==> 01-27: inputs <==
Design bf16_unit, start of the top module:
module bf16_unit
# (parameter G = 6) (
    input  clk,
    input  reset,
    input  [15:0] in1,
    input  [15:0] in2,
    input  [15:0] in3,
    input  [15:0] in4,
    input  [15:0] in5,
    input  [15:0] in6,
    input  [15:0] in7,
    input  [15:0] in8,
    input  [15:0] in9,
    input  [15:0] in10,
    input  [15:0] in11,
    input  [15:0] in12,
    input  [15:0] in13,
    input  [15:0] in14,
    input  [15:0] in15,
    input  [15:0] in16,
    input  [15:0] in17,
    input  [15:0] in18,
    input  [4:0] funct5,
    output wire [15:0] result
);
==> flow/config.mk <==
export PLATFORM = sky130hd
export DESIGN_NAME = bf16_unit
export DESIGN_NICKNAME = bf16_unit
export VERILOG_FILES = /design/flow/design.v
export SDC_FILE = /design/flow/constraint.sdc
export NUM_CORES = 4
export LEC_CHECK = 0
export CAP_MARGIN = 20
export CORE_MARGIN = 2
export CORE_UTILIZATION = 72
export CTS_CLUSTER_DIAMETER = 67
export CTS_CLUSTER_SIZE = 14
export PLACE_DENSITY = 0.4
export SETUP_SLACK_MARGIN = 1.37
export SLEW_MARGIN = 20
==> flow/constraint.sdc <==
create_clock -name core_clock -period 4.82 [get_ports {clk}]
set_input_delay 0.9640 -clock core_clock [delete_from_list [all_inputs] [get_ports {clk}]]
set_output_delay 0.9640 -clock core_clock [all_outputs]
set_load 0.01 [all_outputs]
run.sh (not shown) runs the stock make flow with config.mk's settings and CLKGATE_MAP_FILE=.
==> inputs of 03-03, as changes to 01-27 <==
CORE_UTILIZATION = 70   (was 72)
CTS_CLUSTER_DIAMETER = unset   (was 67)
CTS_CLUSTER_SIZE = unset   (was 14)
PLACE_DENSITY = 0.6   (was 0.4)
SETUP_SLACK_MARGIN = unset   (was 1.37)
==> flow/constraint.sdc (replaced) <==
create_clock -name core_clock -period 6.24 [get_ports {clk}]
set_input_delay 1.2480 -clock core_clock [delete_from_list [all_inputs] [get_ports {clk}]]
set_output_delay 1.2480 -clock core_clock [all_outputs]
set_load 0.01 [all_outputs]
==> inputs of 08-04, as changes to 01-27 <==
CORE_UTILIZATION = 9   (was 72)
CTS_CLUSTER_DIAMETER = unset   (was 67)
CTS_CLUSTER_SIZE = unset   (was 14)
PLACE_DENSITY = 0.6   (was 0.4)
SETUP_SLACK_MARGIN = unset   (was 1.37)
==> flow/constraint.sdc (replaced) <==
create_clock -name core_clock -period 11.4 [get_ports {clk}]
set_input_delay 2.2800 -clock core_clock [delete_from_list [all_inputs] [get_ports {clk}]]
set_output_delay 2.2800 -clock core_clock [all_outputs]
set_load 0.01 [all_outputs]
==> summary of the runs <==
08-04 passed the timing, DRC and antenna checks. 03-03 completed without violations. 01-27 produced a layout that fails on antenna rules, setup timing.
Between 08-04 and 03-03, the lower final area is in 03-03 (gap 15%, measured against 03-03).
Critical path depth, highest first: 01-27, 03-03, 08-04.
The lowest register-to-register slack belongs to 01-27, the highest to 08-04.
Non-clock buffer count, highest first: 01-27, 03-03, 08-04.
Core utilization, lowest first: 08-04, 03-03, 01-27.
Via count: 08-04 < 03-03 < 01-27.
Combinational power, highest first: 01-27, 03-03, 08-04.

* * *

==> inputs of v4 <==
Starting RTL as in the previous note.
make LEC_CHECK=0 ABC_AREA=1 CAP_MARGIN=20 CORE_ASPECT_RATIO=0.52 CORE_MARGIN=2 CORE_UTILIZATION=42 CTS_CLUSTER_DIAMETER=80 CTS_CLUSTER_SIZE=26 GPL_ROUTABILITY_DRIVEN=1 HOLD_SLACK_MARGIN=0.18 PLACE_DENSITY=0.4 SLEW_MARGIN=20 finish   # period 5.84 ns
==> v27: changes against v4 <==
==> flow/config.mk (replaced) <==
export PLATFORM = sky130hd
export DESIGN_NAME = bf16_unit
export DESIGN_NICKNAME = bf16_unit
export VERILOG_FILES = /design/flow/design.v
export SDC_FILE = /design/flow/constraint.sdc
export NUM_CORES = 4
export LEC_CHECK = 0
export ABC_AREA = 1
export CAP_MARGIN = 20
export CORE_MARGIN = 2
export CORE_UTILIZATION = 72
export CTS_CLUSTER_DIAMETER = 372
export CTS_CLUSTER_SIZE = 14
export PLACE_DENSITY = 0.6
export SLEW_MARGIN = 20
==> flow/constraint.sdc (replaced) <==
create_clock -name core_clock -period 4.45 [get_ports {clk}]
set_input_delay 0.8900 -clock core_clock [delete_from_list [all_inputs] [get_ports {clk}]]
set_output_delay 0.8900 -clock core_clock [all_outputs]
set_load 0.01 [all_outputs]
==> flow_metrics.env <==
# yosys + openroad results
export IMPL_met3_length_mm=44.2
export IMPL_finalSetupViolCount=16
export IMPL_fill_cells=17483
export IMPL_max_slew_margin_rel_pct=32.5
export IMPL_setup_slack_ns=-0.214
export IMPL_core_sq_mm=0.243
export IMPL_min_to="bf16_SIMD.ADD7.out_err_code$_SDFF_PN0_"
export IMPL_so_faults="setup timing"
export IMPL_p_int_mw=52.8
export IMPL_ff2ff_setup_slack_ns=0.06
export IMPL_outcome="failed layout checks"
[end of results for v27]
==> flow_metrics.env <==
# yosys + openroad results
export IMPL_outcome="complete, no violations"
export IMPL_met3_length_mm=42.4
export IMPL_core_sq_mm=0.417
export IMPL_ff2ff_setup_slack_ns=1.03
export IMPL_comb_area_sq_mm=0.0890
export IMPL_max_slew_margin_rel_pct=29.4
export IMPL_fill_cells=44090
export IMPL_min_to="fmadd_fmsub.p3_reg_exp_m[29]$_SDFF_PN0_"
[end of results for v4]
No activity file was given, so power comes from the tool's default toggle rates.
